==> flow/design.v <==
module division(input clk, input rst, input start, input [31:0] dividendo, divisor,
                output [31:0] cociente, residuo, output done);
reg [31:0] shift_register;
reg [31:0] pre_divisor;
reg [31:0] cont;
reg idle;                       
reg done_r;                     
reg [15:0] resta, pre_cocido, res, cocido;
always @ (posedge clk) begin
  done_r <= 1'b0;
  if (rst) begin
    idle = 1'b1;
  end else if (idle) begin
    if (start) begin
      cont = 32'b0;
      shift_register = {8'b0, dividendo[15:0]};
      pre_cocido = 16'b0;
      pre_divisor = divisor;
      shift_register = shift_register << 1;
      cont = cont + 1'b1;
      idle = 1'b0;
    end
  end else begin
    if (cont < 5'd17) begin
      if (shift_register[31:16] < pre_divisor[15:0]) begin
        pre_cocido = pre_cocido << 1;
      end else begin
        resta = shift_register[31:16] - pre_divisor[15:0];
        pre_cocido = pre_cocido << 1;
        pre_cocido[0] = 1'b1;
        shift_register[31:16] = resta;
      end
      shift_register = shift_register << 1;
      cont = cont + 1'b1;
    end else begin
      cocido = pre_cocido;
      res = shift_register[31:16]>>1;
      idle = 1'b1;
      done_r <= 1'b1;
    end
  end
end
assign cociente = {16'b0, cocido};
assign residuo = {16'b0, res};
assign done = done_r;
endmodule
Settings: LEC_CHECK=0, ABC_AREA=1, CAP_MARGIN=20, CORE_MARGIN=2, CORE_UTILIZATION=58, CTS_CLUSTER_DIAMETER=354, CTS_CLUSTER_SIZE=21, HOLD_SLACK_MARGIN=0.29, PLACE_DENSITY=0.6, SLEW_MARGIN=20; clock period 5.13 ns.
run.sh (not shown) runs the stock make flow with config.mk's settings and CLKGATE_MAP_FILE=.
The first run passed the timing, DRC and antenna checks.
==> next run, changes <==
Settings changed: CORE_UTILIZATION 58 to 68, CTS_CLUSTER_DIAMETER 354 to unset, CTS_CLUSTER_SIZE 21 to unset, HOLD_SLACK_MARGIN 0.29 to unset, SETUP_SLACK_MARGIN set to 0.13.
Clock period 5.13 ns to 2.46 ns, I/O delays scaled along.
Final area went up by 1.8%.
Cell count is unchanged.
Wire length increases by 11%.
==> next run, changes <==
Settings changed: CORE_UTILIZATION 68 to 72, CTS_CLUSTER_DIAMETER set to 193, CTS_CLUSTER_SIZE set to 10, SETUP_SLACK_MARGIN 0.13 to -0.24.
What happened: The new run passed the timing, DRC and antenna checks; synthesized cell count is unchanged; via count climbs by 2.3%; flip-flop count is unchanged; hold slack degrades by 3.3 ps; worst setup slack is worse by 49 ps; cell area goes down by 0.31%; combinational power hardly moves; wire length rose by 3.7%.
==> next run, changes <==
Settings changed: CORE_UTILIZATION 72 to 68, CTS_CLUSTER_DIAMETER 193 to unset, CTS_CLUSTER_SIZE 10 to unset, SETUP_SLACK_MARGIN -0.24 to 0.61.
Effect:
- The new run finished with negative setup slack left
- routed wire length grows by 66%
- worst setup slack got worse by 440 ps
- critical path depth is lower by 5
- via count went up by 25%
- global-route usage is higher by 5.1 points
- hold slack improved by 34 ps
==> next run, changes <==
Settings changed: ABC_AREA 1 to unset, CORE_UTILIZATION 68 to 72, CTS_CLUSTER_SIZE set to 39, PLACE_DENSITY 0.6 to unset, SETUP_SLACK_MARGIN 0.61 to -0.05.
The changed run ran to the end with violations: negative setup slack.
Wire length decreases by 31%.
Power decreases by 1.9%.
Cell area decreases by 18%.

* * *

xenon:
// division: RTL as listed in full above, without the edits since
Settings: LEC_CHECK=0, ABC_AREA=1, CAP_MARGIN=20, CORE_MARGIN=2, CORE_UTILIZATION=72, CTS_CLUSTER_SIZE=72, PLACE_DENSITY=0.95, SETUP_SLACK_MARGIN=0.48, SLEW_MARGIN=20; clock period 2.46 ns.
Seen in the log of xenon: DPL-0038 during global routing, after which the run never completed.
For juniper, these inputs were changed with respect to xenon:
# xenon
export LEC_CHECK = 0
export ABC_AREA = 1
export CAP_MARGIN = 20
export CORE_MARGIN = 2
export CORE_UTILIZATION = 72
export CTS_CLUSTER_SIZE = 72
export PLACE_DENSITY = 0.95
export SETUP_SLACK_MARGIN = 0.48
export SLEW_MARGIN = 20
create_clock -name core_clock -period 2.46 [get_ports {clk}]
# juniper
export LEC_CHECK = 0
export ABC_AREA = 1
export CAP_MARGIN = 20
export CORE_MARGIN = 2
export CORE_UTILIZATION = 72
export CTS_CLUSTER_SIZE = 72
export PLACE_DENSITY = 0.64
export SETUP_SLACK_MARGIN = -0.19
export SLEW_MARGIN = 20
create_clock -name core_clock -period 2.46 [get_ports {clk}]
Results
Diff xenon..juniper | cell count listed in synth_stat.txt | unchanged
Re synthesized cell count: no difference whatsoever between xenon and juniper.
Standard cell area after detailed placement delta (xenon -> juniper): insignificant
Taking xenon as the reference, in juniper core area roughly the same; cell count after placement roughly the same.
Re total standard cell area after synthesis: no difference whatsoever between xenon and juniper.
On mean post-synth cell area, xenon and juniper are neck and neck.
Having completed the whole flow, juniper delivered a layout that passed the timing, DRC and antenna checks.
The buffer count from post-CTS setup fixing in juniper sits 29 below the value recorded for xenon.
In juniper, global placement routability congestion is lower than in xenon.
Edits applied to the flow inputs when going from juniper to harbor:
# juniper
export LEC_CHECK = 0
export ABC_AREA = 1
export CAP_MARGIN = 20
export CORE_MARGIN = 2
export CORE_UTILIZATION = 72
export CTS_CLUSTER_SIZE = 72
export PLACE_DENSITY = 0.64
export SETUP_SLACK_MARGIN = -0.19
export SLEW_MARGIN = 20
create_clock -name core_clock -period 2.46 [get_ports {clk}]
# harbor
export LEC_CHECK = 0
export ABC_AREA = 1
export CAP_MARGIN = 30
export CORE_MARGIN = 2
export CORE_UTILIZATION = 70
export CTS_CLUSTER_DIAMETER = 233
export CTS_CLUSTER_SIZE = 72
export GPL_ROUTABILITY_DRIVEN = 0
export PLACE_DENSITY = 0.78
export SLEW_MARGIN = 20
create_clock -name core_clock -period 2.46 [get_ports {clk}]
Summary of harbor over juniper: post-route cell area flat; sum of routed wire length over all layers down 4.0%; part of the power in combinational logic down 0.2 points; fraction of area in multi-input gates flat; area fraction of clock buffers and clock inverters up 0.21 points.
## Diff of input files: nickel against harbor
# harbor
export LEC_CHECK = 0
export ABC_AREA = 1
export CAP_MARGIN = 30
export CORE_MARGIN = 2
export CORE_UTILIZATION = 70
export CTS_CLUSTER_DIAMETER = 233
export CTS_CLUSTER_SIZE = 72
export GPL_ROUTABILITY_DRIVEN = 0
export PLACE_DENSITY = 0.78
export SLEW_MARGIN = 20
create_clock -name core_clock -period 2.46 [get_ports {clk}]
# nickel
export LEC_CHECK = 0
export ABC_AREA = 1
export CAP_MARGIN = 20
export CORE_MARGIN = 2
export CORE_UTILIZATION = 72
export CTS_CLUSTER_DIAMETER = 193
export CTS_CLUSTER_SIZE = 95
export PLACE_DENSITY = 0.6
export SETUP_SLACK_MARGIN = 0.13
export SLEW_MARGIN = 20
create_clock -name core_clock -period 2.46 [get_ports {clk}]
Notes after the runs:
Summary: with harbor as the reference, fmax in nickel moved up by a few percent. Compared to harbor, the routing of nickel uses more wire. Status: final instance area parity (nickel, harbor). nickel: worst hold slack 0.0098 ns above harbor. Combinational group share of total power: nickel higher than harbor.
Modified inputs, violet compared to nickel
# nickel
export LEC_CHECK = 0
export ABC_AREA = 1
export CAP_MARGIN = 20
export CORE_MARGIN = 2
export CORE_UTILIZATION = 72
export CTS_CLUSTER_DIAMETER = 193
export CTS_CLUSTER_SIZE = 95
export PLACE_DENSITY = 0.6
export SETUP_SLACK_MARGIN = 0.13
export SLEW_MARGIN = 20
create_clock -name core_clock -period 2.46 [get_ports {clk}]
# violet
export LEC_CHECK = 0
export CAP_MARGIN = 20
export CORE_MARGIN = 2
export CORE_UTILIZATION = 72
export CTS_CLUSTER_SIZE = 14
export PLACE_DENSITY = 0.95
export SETUP_SLACK_MARGIN = -0.19
export SLEW_MARGIN = 20
create_clock -name core_clock -period 2.46 [get_ports {clk}]
Out of nickel and violet, the only run to close with the timing, DRC and antenna checks passing was nickel.
violet finished all stages; however, its layout fails the closing checks, the failures being negative setup slack.
NOTE cell count nickel->violet decreased by more than a quarter
The post-detailed-placement half-perimeter wirelength reported for violet is smaller than that of nickel by 14%.
violet: area growth from synthesis to layout is 4.4 points higher than what nickel reported.
In the reports for nickel and violet, the smaller sequential power share belongs to violet.
Re count of cells along the worst hold path: no difference whatsoever between nickel and violet.
nickel has lower power than violet.

* * *

RTL: the design.v shown in full above, as it stands there.
Settings: LEC_CHECK=0, ABC_AREA=0, CAP_MARGIN=30, CORE_MARGIN=2, CORE_UTILIZATION=72, CTS_CLUSTER_DIAMETER=233, HOLD_SLACK_MARGIN=-0.09, PLACE_DENSITY_LB_ADDON=0.09, SETUP_SLACK_MARGIN=0.28, SLEW_MARGIN=20; clock period 4.9 ns.
Change:
Settings changed: CTS_CLUSTER_SIZE set to 59, HOLD_SLACK_MARGIN -0.09 to unset, PLACE_DENSITY_LB_ADDON 0.09 to unset, SETUP_SLACK_MARGIN 0.28 to 0.3.
Clock period 4.9 ns to 2.47 ns, I/O delays scaled along.
=>
- The changed run completed, yet does not pass: negative setup slack
- fmax is higher by 8.9%
- global-route usage is higher by 8.6 points
- clock power is higher by about 100%
- register-to-register slack degrades by 2.2 ns
- power is higher by 110%
- sequential power is higher by about 100%
- area after synthesis is unchanged
- design area is higher by 7.7%
- first-iteration DRC count is higher by 64%
- critical path depth is lower by 2
- wire length is higher by 70%
Change:
Settings changed: CORE_MARGIN 2 to 4, CORE_UTILIZATION 72 to 26, CTS_CLUSTER_SIZE 59 to unset, PLACE_DENSITY_LB_ADDON set to 0.09, SETUP_SLACK_MARGIN 0.3 to unset.
Clock period 2.47 ns to 4.9 ns, I/O delays scaled along.
- With this change the flow passed the timing, DRC and antenna checks
- register-to-register slack gains 2.2 ns
- via count goes down by 30%
- design area goes down by about 4%
Change:
Settings changed: CORE_MARGIN 4 to 2, CORE_UTILIZATION 26 to 63, PLACE_DENSITY_LB_ADDON 0.09 to unset.
Clock period 4.9 ns to 2.47 ns, I/O delays scaled along.
Result: The new run ran to the end with no violations. Critical path depth increases by 4. Total power grows by well over a third. Die size is lower by well over a third. Design area decreases slightly.
Power is estimated from default activity; no workload was simulated.
